## cpu_top_pipeline
module cpu_top_pipeline (
    input wire clk,
    input wire rst,
    output wire [7:0]  imem_addr,
    input  wire [15:0] imem_data,
    output wire [7:0]  dmem_addr,
    output wire [15:0] dmem_wdata,
    output wire        dmem_we,
    input  wire [15:0] dmem_rdata,
    output wire        halted
);
    wire [15:0] if_pc, if_instr;
    wire if_stall, if_flush;
    wire [15:0] id_pc, id_instr;
    wire [3:0] id_opcode, id_rd, id_rs1, id_rs2;
    wire [15:0] id_rs1_data, id_rs2_data, id_imm;
    wire id_reg_write, id_alu_src, id_mem_read, id_mem_write, id_mem_to_reg;
    wire id_branch, id_branch_ne, id_jump;
    wire [3:0] id_alu_op;
    wire id_halt, id_pc_write;
    wire [15:0] ex1_pc, ex1_rs1_data, ex1_rs2_data, ex1_imm;
    wire [3:0] ex1_rd, ex1_rs1, ex1_rs2, ex1_alu_op;
    wire ex1_reg_write, ex1_alu_src, ex1_mem_read, ex1_mem_write, ex1_mem_to_reg;
    wire ex1_branch, ex1_branch_ne;
    wire [15:0] ex1_alu_result, ex1_branch_target;
    wire ex1_zero;
    wire [1:0] forward_a, forward_b;
    wire [15:0] ex1_rs1_fwd, ex1_rs2_fwd;
    wire [15:0] ex2_alu_result, ex2_rs2_data, ex2_branch_target;
    wire [3:0] ex2_rd;
    wire ex2_reg_write, ex2_mem_read, ex2_mem_write, ex2_mem_to_reg;
    wire ex2_branch, ex2_branch_ne, ex2_zero;
    wire [15:0] mem_alu_result, mem_rs2_data, mem_read_data, mem_branch_target;
    wire [3:0] mem_rd;
    wire mem_reg_write, mem_mem_read, mem_mem_write, mem_mem_to_reg;
    wire mem_branch, mem_branch_ne, mem_zero;
    wire [15:0] wb_alu_result, wb_mem_data, wb_write_data;
    wire [3:0] wb_rd;
    wire wb_reg_write, wb_mem_to_reg;
    wire stall_signal, flush_signal;
    wire branch_taken, jump_taken;
    wire [15:0] jump_target;
    wire ifid_write_en;
    reg fetch_stop;
    reg halt_ex1, halt_ex2, halt_mem, halt_wb;
    wire id_halt_go;
    assign halted = halt_wb;
    always @(posedge clk or posedge rst) begin
        if (rst) begin
            fetch_stop <= 1'b0;
            halt_ex1 <= 1'b0;
  ...
Size in the first run: about 3300 cells after synthesis, ~68 I/O pins, ~25000 um^2 of cells after synthesis.
Settings: LEC_CHECK=0, ABC_AREA=1, CAP_MARGIN=30, CORE_ASPECT_RATIO=1.65, CORE_MARGIN=8, CORE_UTILIZATION=27, CTS_CLUSTER_SIZE=59, GPL_ROUTABILITY_DRIVEN=1, GPL_TIMING_DRIVEN=0, HOLD_SLACK_MARGIN=0.25, MAX_ROUTING_LAYER=met5, PLACE_DENSITY_LB_ADDON=0.21, SLEW_MARGIN=30, TNS_END_PERCENT=90; clock period 5.2 ns.
run.sh (not shown) runs the stock make flow with config.mk's settings and CLKGATE_MAP_FILE=.
Edit:
Settings changed: CELL_PAD_IN_SITES_DETAIL_PLACEMENT set to 2, CORE_ASPECT_RATIO 1.65 to not set, CORE_MARGIN 8 to 2, CORE_UTILIZATION 27 to 40, CTS_CLUSTER_SIZE 59 to 96, GPL_ROUTABILITY_DRIVEN 1 to not set, HOLD_SLACK_MARGIN 0.25 to not set, MAX_ROUTING_LAYER met5 to not set, PLACE_DENSITY_LB_ADDON 0.21 to not set, SETUP_SLACK_MARGIN set to 0.43, SLEW_MARGIN 30 to 20, TNS_END_PERCENT 90 to not set.
Clock period 5.2 ns to 5.5 ns, I/O delays scaled along.
=> Now the flow finished but failed the layout checks on setup timing; wire length came out higher by 40%; final cell count came out lower by 6.6%; global-route usage came out higher by 26 points; critical path depth came out higher by 5; utilization came out higher by 16 points.
Edit:
Settings changed: ABC_AREA 1 to not set, CAP_MARGIN 30 to 20, CELL_PAD_IN_SITES_DETAIL_PLACEMENT 2 to not set, CORE_UTILIZATION 40 to 64, CTS_CLUSTER_SIZE 96 to not set, GPL_TIMING_DRIVEN 0 to not set, SETUP_SLACK_MARGIN 0.43 to 0.97.
Clock period 5.5 ns to 3.7 ns, I/O delays scaled along.
The new run finished with setup timing left.
Final cell count fell by a quarter to a third.
Routed wire length fell by well over a third.
Die area fell by well over a third.
First-iteration DRC count fell by a quarter to a third.
Global-route usage fell by 6.7 points.
Area after synthesis fell by a few percent.
Edit:
Settings changed: ABC_AREA set to 1, CORE_UTILIZATION 64 to 72, PLACE_DENSITY set to 0.6, SETUP_SLACK_MARGIN 0.97 to not set.
Clock period 3.7 ns to 4.61 ns, I/O delays scaled along.
After rerunning: With this change the flow ran to the end with no violations. Register-to-register slack gains 1400 ps. Routed wire length rose by 0.84%.

========
cpu_top_pipeline again, from the RTL that the note above started with.
make LEC_CHECK=0 CAP_MARGIN=0 CORE_ASPECT_RATIO=1.65 CORE_MARGIN=2 CORE_UTILIZATION=27 GPL_ROUTABILITY_DRIVEN=1 MAX_ROUTING_LAYER=met5 PLACE_DENSITY_LB_ADDON=0.21 SLEW_MARGIN=0 finish   # period 5.2 ns
==> next run, changes <==
CAP_MARGIN = 5   (was 0)
CORE_ASPECT_RATIO = default   (was 1.65)
CORE_UTILIZATION = 68   (was 27)
CTS_CLUSTER_SIZE = 36   (was default)
GPL_ROUTABILITY_DRIVEN = default   (was 1)
MAX_ROUTING_LAYER = default   (was met5)
PLACE_DENSITY_LB_ADDON = default   (was 0.21)
SLEW_MARGIN = 20   (was 0)
clock period = 3.01 ns   (was 5.2 ns; I/O delays follow)
After rerunning: The changed run finished with negative setup slack left; worst setup slack is worse by 2100 ps; core utilization goes up by 56 points; design area is higher by 8.1%; non-clock buffer count grows by 223; maximum frequency is higher by about 1.5%; via count grows by 20%.
==> next run, changes <==
ABC_AREA = 1   (was default)
CAP_MARGIN = 20   (was 5)
CORE_UTILIZATION = 71   (was 68)
CTS_CLUSTER_SIZE = default   (was 36)
PLACE_DENSITY = 0.8   (was default)
SETUP_SLACK_MARGIN = 0.71   (was default)
clock period = 5.5 ns   (was 3.01 ns; I/O delays follow)
Result: The changed run finished clean; synthesized area is higher by a little under a tenth; via count is higher slightly; utilization is lower by 9.3 points; worst setup slack is better by 3000 ps; maximum frequency is higher by roughly a tenth; worst hold slack is better by 54 ps; cell count is higher by about a fifth; clock skew stays flat; cell area is lower by roughly a tenth.
